// CORDICNCO
module CORDICNCO (
    clk_i,
    rst_i,
    val_i,
    phase_inc_i,
    cos_o,
    sin_o,
    val_o
    );
make LEC_CHECK=0 CAP_MARGIN=20 CORE_MARGIN=2 CORE_UTILIZATION=34 SLEW_MARGIN=20 finish   # period 3.81 ns
run.sh (not shown) runs the stock make flow with config.mk's settings and CLKGATE_MAP_FILE=.
Change:
CAP_MARGIN = 5   (was 20)
CORE_UTILIZATION = 72   (was 34)
CTS_CLUSTER_SIZE = 15   (was default)
clock period = 3.24 ns   (was 3.81 ns; I/O delays follow)
Effect: The changed run completed and failed the layout checks on setup timing. Worst setup slack gets worse by 0.44 ns. Die size decreases by 52%. Wire length increases by 5.1%. Via count goes up by 7.2%. Clock skew hardly moves. Total power rises by 20%. Clock power increases by about 9%. Synthesized cell count is unchanged.
Change:
ABC_AREA = 1   (was default)
CAP_MARGIN = 20   (was 5)
CELL_PAD_IN_SITES_DETAIL_PLACEMENT = 2   (was default)
CORE_UTILIZATION = 40   (was 72)
CTS_CLUSTER_SIZE = default   (was 15)
clock period = 4.0 ns   (was 3.24 ns; I/O delays follow)
What happened: The new run died in global routing. Synthesized area rose by 5.8%. Synthesized cell count rose by 31%. Die area increases by 89%.
Change:
ABC_AREA = default   (was 1)
CELL_PAD_IN_SITES_DETAIL_PLACEMENT = default   (was 2)
CORE_UTILIZATION = 64   (was 40)
CTS_CLUSTER_SIZE = 97   (was default)
clock period = 3.53 ns   (was 4.0 ns; I/O delays follow)
With this change the flow completed and failed the layout checks on setup timing. Synthesized area fell by 5.5%. Die size drops by 41%. Synthesized cell count decreases by 24%.


CORDICNCO again, from the RTL that the note above started with.
==> flow/config.mk <==
export PLATFORM = sky130hd
export DESIGN_NAME = CORDICNCO
export DESIGN_NICKNAME = CORDICNCO
export VERILOG_FILES = /design/flow/design.v
export SDC_FILE = /design/flow/constraint.sdc
export NUM_CORES = 4
export LEC_CHECK = 0
export CAP_MARGIN = 20
export CORE_MARGIN = 2
export CORE_UTILIZATION = 65
export SLEW_MARGIN = 20
==> flow/constraint.sdc <==
create_clock -name core_clock -period 3.24 [get_ports {clk_i}]
set_input_delay 0.6480 -clock core_clock [delete_from_list [all_inputs] [get_ports {clk_i}]]
set_output_delay 0.6480 -clock core_clock [all_outputs]
set_load 0.01 [all_outputs]
The baseline finished but failed the layout checks on setup timing.
Next try:
Settings changed: ABC_AREA set to 1, CAP_MARGIN 20 to 30, CELL_PAD_IN_SITES_GLOBAL_PLACEMENT set to 3, CORE_ASPECT_RATIO set to 0.8, CORE_UTILIZATION 65 to 40, CTS_CLUSTER_DIAMETER set to 294, HOLD_SLACK_MARGIN set to 0.18.
Clock period 3.24 ns to 4.0 ns, I/O delays scaled along.
Result: This time the run ran to the end with no violations; worst hold slack improves by 0.035 ns; final area climbs by 0.95%; cell count went up by 31%; utilization fell by 31 points; count of clock-buffer cells in the layout came out higher by 6; die size rises by 71%; synthesized cell count is higher by 31%; first-iteration DRC count rises by 22%.
Next try:
Settings changed: CAP_MARGIN 30 to 15, CELL_PAD_IN_SITES_GLOBAL_PLACEMENT 3 to unset, CORE_ASPECT_RATIO 0.8 to unset, CORE_UTILIZATION 40 to 72, CTS_CLUSTER_DIAMETER 294 to 206, CTS_CLUSTER_SIZE set to 16, HOLD_SLACK_MARGIN 0.18 to unset.
Clock period 4.0 ns to 3.08 ns, I/O delays scaled along.
- wire length falls by roughly a tenth
- clock-buffer cell count goes down by 63
- sequential power increases by a quarter to a third
- combinational power rises by a quarter to a third
- register-to-register slack gets worse by 0.52 ns
- final area went down by a few percent
- critical path depth came out lower by 2
- non-clock buffer count goes up by 94


## build 43
CORDICNCO again, from the RTL that the note above started with.
// CORDICNCO
module CORDICNCO (
    clk_i,
    rst_i,
    val_i,
    phase_inc_i,
    cos_o,
    sin_o,
    val_o
    );
==> flow/config.mk <==
export PLATFORM = sky130hd
export DESIGN_NAME = CORDICNCO
export DESIGN_NICKNAME = CORDICNCO
export VERILOG_FILES = /design/flow/design.v
export SDC_FILE = /design/flow/constraint.sdc
export NUM_CORES = 4
export LEC_CHECK = 0
export ABC_AREA = 0
export CAP_MARGIN = 0
export CELL_PAD_IN_SITES_DETAIL_PLACEMENT = 1
export CELL_PAD_IN_SITES_GLOBAL_PLACEMENT = 0
export CORE_ASPECT_RATIO = 0.67
export CORE_MARGIN = 4
export CORE_UTILIZATION = 51
export CTS_CLUSTER_DIAMETER = 63
export CTS_CLUSTER_SIZE = 31
export GPL_ROUTABILITY_DRIVEN = 0
export GPL_TIMING_DRIVEN = 1
export HOLD_SLACK_MARGIN = -0.08
export MAX_ROUTING_LAYER = met4
export MIN_ROUTING_LAYER = met2
export PLACE_DENSITY_LB_ADDON = 0.05
export SETUP_SLACK_MARGIN = 0.84
export SLEW_MARGIN = 5
export TNS_END_PERCENT = 25
==> flow/constraint.sdc <==
create_clock -name core_clock -period 6.2 [get_ports {clk_i}]
set_input_delay 1.2400 -clock core_clock [delete_from_list [all_inputs] [get_ports {clk_i}]]
set_output_delay 1.2400 -clock core_clock [all_outputs]
set_load 0.01 [all_outputs]
> inputs changed (build 43 -> build 30)
Settings: clearing CELL_PAD_IN_SITES_GLOBAL_PLACEMENT, which used to be 0; swapping 5 for 20 in SLEW_MARGIN; swapping 31 for 16 in CTS_CLUSTER_SIZE; swapping 63 for 206 in CTS_CLUSTER_DIAMETER; clearing HOLD_SLACK_MARGIN, which used to be -0.08; clearing PLACE_DENSITY_LB_ADDON, which used to be 0.05; clearing MAX_ROUTING_LAYER, which used to be met4; clearing GPL_TIMING_DRIVEN, which used to be 1; swapping 0.84 for 0.88 in SETUP_SLACK_MARGIN; clearing MIN_ROUTING_LAYER, which used to be met2; swapping 4 for 2 in CORE_MARGIN; clearing GPL_ROUTABILITY_DRIVEN, which used to be 0; swapping 0 for 1 in ABC_AREA; swapping 0 for 15 in CAP_MARGIN; clearing CELL_PAD_IN_SITES_DETAIL_PLACEMENT, which used to be 1; clearing CORE_ASPECT_RATIO, which used to be 0.67; clearing TNS_END_PERCENT, which used to be 25; swapping 51 for 72 in CORE_UTILIZATION; swapping 6.2 for 3.08 in the clock period (ns, I/O delays scaled along).
--- outcome ---
Build 30 is listed as incomplete: the tool reported an error in global routing (5_1_grt) and the run ended there.
Build 30 vs. build 43: number of buffers inserted to repair setup after CTS went up by 444.
When build 30 is measured against build 43, its compound-gate portion of the synthesized area turns out 3.0 points lower.
Diff build 43 -> build 30: total core area went down, share of synthesized cell area in and, or, nand and nor gates shows an increase of 7.6 points, number of cells after detailed placement moved up, die outline area now sits lower.
Relative to build 43, the synthesized netlist cell count of build 30 is higher by 2053.
Going from build 43 to build 30, area reported by Yosys stat increased by about 6% relative to the old numbers, sequential cell area fraction in the yosys report down 1.6 points.
Here is what was changed in the inputs of build 34 compared with build 30.
Settings: CAP_MARGIN now 20, was 15; HOLD_SLACK_MARGIN now -0.05, previously not set; CTS_CLUSTER_DIAMETER no longer set, was 206; SETUP_SLACK_MARGIN now -0.29, was 0.88; TNS_END_PERCENT now 5, previously not set; CORE_UTILIZATION now 66, was 72; CTS_CLUSTER_SIZE now 58, was 16; ABC_AREA no longer set, was 1; the clock period (ns, I/O delays scaled along) now 3.91, was 3.08.
Notes after the runs:
- Per the final summary, build 34 finished and its layout is clean on timing, DRC and antenna.
- Going from build 30 to build 34, total cell area reported by yosys after synthesis dropped about 5.5%; worst slack at placement climbed 43 ps; width of the die climbed 4.5 um.
- Cell area after placement in build 34 vs build 30: down 4700 sq um
- Build 34: die area 2600 sq um above build 30
No activity file was given, so power comes from the tool's default toggle rates.
